Design PMPD, start of the top module:
module PMPD(
    input wire clk,
    input wire rst_n,
    input wire sclk,
    input wire mosi,
    input wire ss,
    output wire miso,            
    output wire drive
);
clock: 10.0 ns
lec_check: 0
cap_margin: 20
core_aspect_ratio: 0.8
core_margin: 2
core_utilization: 30
gpl_timing_driven: 0
slew_margin: 30
tns_end_percent: 25
run.sh (not shown) runs the stock make flow with config.mk's settings and CLKGATE_MAP_FILE=.
The baseline finished clean.
Next try:
- CORE_ASPECT_RATIO: 0.8 -> not set
- CORE_UTILIZATION: 30 -> 17
- GPL_TIMING_DRIVEN: 0 -> not set
- SLEW_MARGIN: 30 -> 20
- TNS_END_PERCENT: 25 -> not set
- clock period: 10.0 -> 13.0 ns (I/O delays scaled with it)
Combinational power went down by 28%; non-clock buffer count went down by 212; clock skew went up by 0.0083 ns; worst setup slack gains 3.4 ns; total power went down by 20%; cell area went up by 3.7%; wire length went down by 18%; count of clock-buffer cells in the layout went up by 36; core utilization went down by 14 points; final cell count went up by 26%.
Next try:
- ABC_AREA: not set -> 1
- CORE_UTILIZATION: 17 -> 72
- CTS_CLUSTER_DIAMETER: not set -> 394
- CTS_CLUSTER_SIZE: not set -> 10
- clock period: 13.0 -> 4.45 ns (I/O delays scaled with it)
This time the run produced a layout that fails on negative setup slack.
Core utilization rises by 63 points.
Global-route usage rises by 24 points.
Final area falls by a few percent.
Next try:
- ABC_AREA: 1 -> 0
- CTS_CLUSTER_DIAMETER: 394 -> not set
- CTS_CLUSTER_SIZE: 10 -> 31
- SETUP_SLACK_MARGIN: not set -> 1.4
- clock period: 4.45 -> 4.91 ns (I/O delays scaled with it)
The new run finished but fails on negative setup slack.
Routed wire length is lower by 18%.
Non-clock buffer count shrinks by 77.
Register-to-register slack improves by 0.58 ns.
Count of clock-buffer cells in the layout rose by 22.

========
Setup of cedar:
Starting RTL as in the previous note.
Settings: LEC_CHECK=0, CAP_MARGIN=20, CORE_MARGIN=6, CORE_UTILIZATION=22, CTS_CLUSTER_DIAMETER=24, CTS_CLUSTER_SIZE=47, GPL_ROUTABILITY_DRIVEN=1, HOLD_SLACK_MARGIN=-0.08, PLACE_DENSITY=0.54, SETUP_SLACK_MARGIN=0.12, SLEW_MARGIN=25; clock period 8.41 ns.
cedar went all the way through the flow, and no timing, DRC or antenna check failed.
#### Input delta (maple over cedar)
- a deleted CTS_CLUSTER_SIZE that had been 47
- a deleted SETUP_SLACK_MARGIN that had been 0.12
- a deleted HOLD_SLACK_MARGIN that had been -0.08
- a deleted CTS_CLUSTER_DIAMETER that had been 24
- a change of CORE_MARGIN from 6 to 2
- a change of CORE_UTILIZATION from 22 to 40
- a change of SLEW_MARGIN from 25 to 20
- a deleted GPL_ROUTABILITY_DRIVEN that had been 1
- a deleted PLACE_DENSITY that had been 0.54
- a change of the clock period (ns, I/O delays scaled along) from 8.41 to 5.44
Findings:
maple ran in full, but the layout does not pass; the checks complain about setup timing.
Going from cedar to maple, power per cell area saw an increase, final cycle utilization of the critical path saw an increase, core utilization saw an increase, synthesized area per cell saw little to no change, fraction of area in multi-input gates saw an increase.

========
Starting RTL as in the previous note.
## PMPD
module PMPD(
    input wire clk,
    input wire rst_n,
    input wire sclk,
    input wire mosi,
    input wire ss,
    output wire miso,            
    output wire drive
);
==> flow/config.mk <==
export PLATFORM = sky130hd
export DESIGN_NAME = PMPD
export DESIGN_NICKNAME = PMPD
export VERILOG_FILES = /design/flow/design.v
export SDC_FILE = /design/flow/constraint.sdc
export NUM_CORES = 4
export LEC_CHECK = 0
export CAP_MARGIN = 20
export CORE_MARGIN = 2
export CORE_UTILIZATION = 69
export CTS_CLUSTER_SIZE = 47
export GPL_ROUTABILITY_DRIVEN = 1
export SETUP_SLACK_MARGIN = 0.12
export SLEW_MARGIN = 20
==> flow/constraint.sdc <==
create_clock -name core_clock -period 5.33 [get_ports {clk}]
set_input_delay 1.0660 -clock core_clock [delete_from_list [all_inputs] [get_ports {clk}]]
set_output_delay 1.0660 -clock core_clock [all_outputs]
set_load 0.01 [all_outputs]
The baseline finished but fails on negative setup slack.
Rerun with:
CORE_UTILIZATION = 40   (was 69)
CTS_CLUSTER_SIZE = not set   (was 47)
GPL_ROUTABILITY_DRIVEN = not set   (was 1)
SETUP_SLACK_MARGIN = not set   (was 0.12)
clock period = 10.0 ns   (was 5.33 ns; I/O delays follow)
With this change the flow produced a clean layout; synthesized area stays the same; core utilization falls by 35 points; clock-buffer cell count increases by 39; via count is lower by about 3.6%; worst setup slack gets better by 3200 ps; final area goes down by 2.1%; wire length goes down by 7.1%.
Rerun with:
ABC_AREA = 1   (was not set)
CORE_UTILIZATION = 59   (was 40)
CTS_CLUSTER_SIZE = 98   (was not set)
clock period = 6.31 ns   (was 10.0 ns; I/O delays follow)
Outcome:
- With this change the flow completed and failed the layout checks on negative setup slack
- die size is lower by a quarter to a third
- non-clock buffer count is higher by 153
- power grows by well over a third
- routed wire length went up by about a fifth
- sequential share of layout area came out lower by 0.19 points
- hold slack loses 5.1 ps
- design area grows slightly
Rerun with:
ABC_AREA = not set   (was 1)
CORE_UTILIZATION = 37   (was 59)
CTS_CLUSTER_SIZE = not set   (was 98)
clock period = 8.01 ns   (was 6.31 ns; I/O delays follow)
After rerunning: The changed run finished clean. Worst setup slack improved by 1100 ps. Area after synthesis came out lower by 0.50%. Non-clock buffer count came out lower by 141. Sequential share of layout area came out lower by 0.18 points. Flip-flop count is unchanged. Total power came out lower by 20%. Cell count came out lower by 18%. Count of clock-buffer cells in the layout came out higher by 15.
Power and IR drop assume default switching activity.
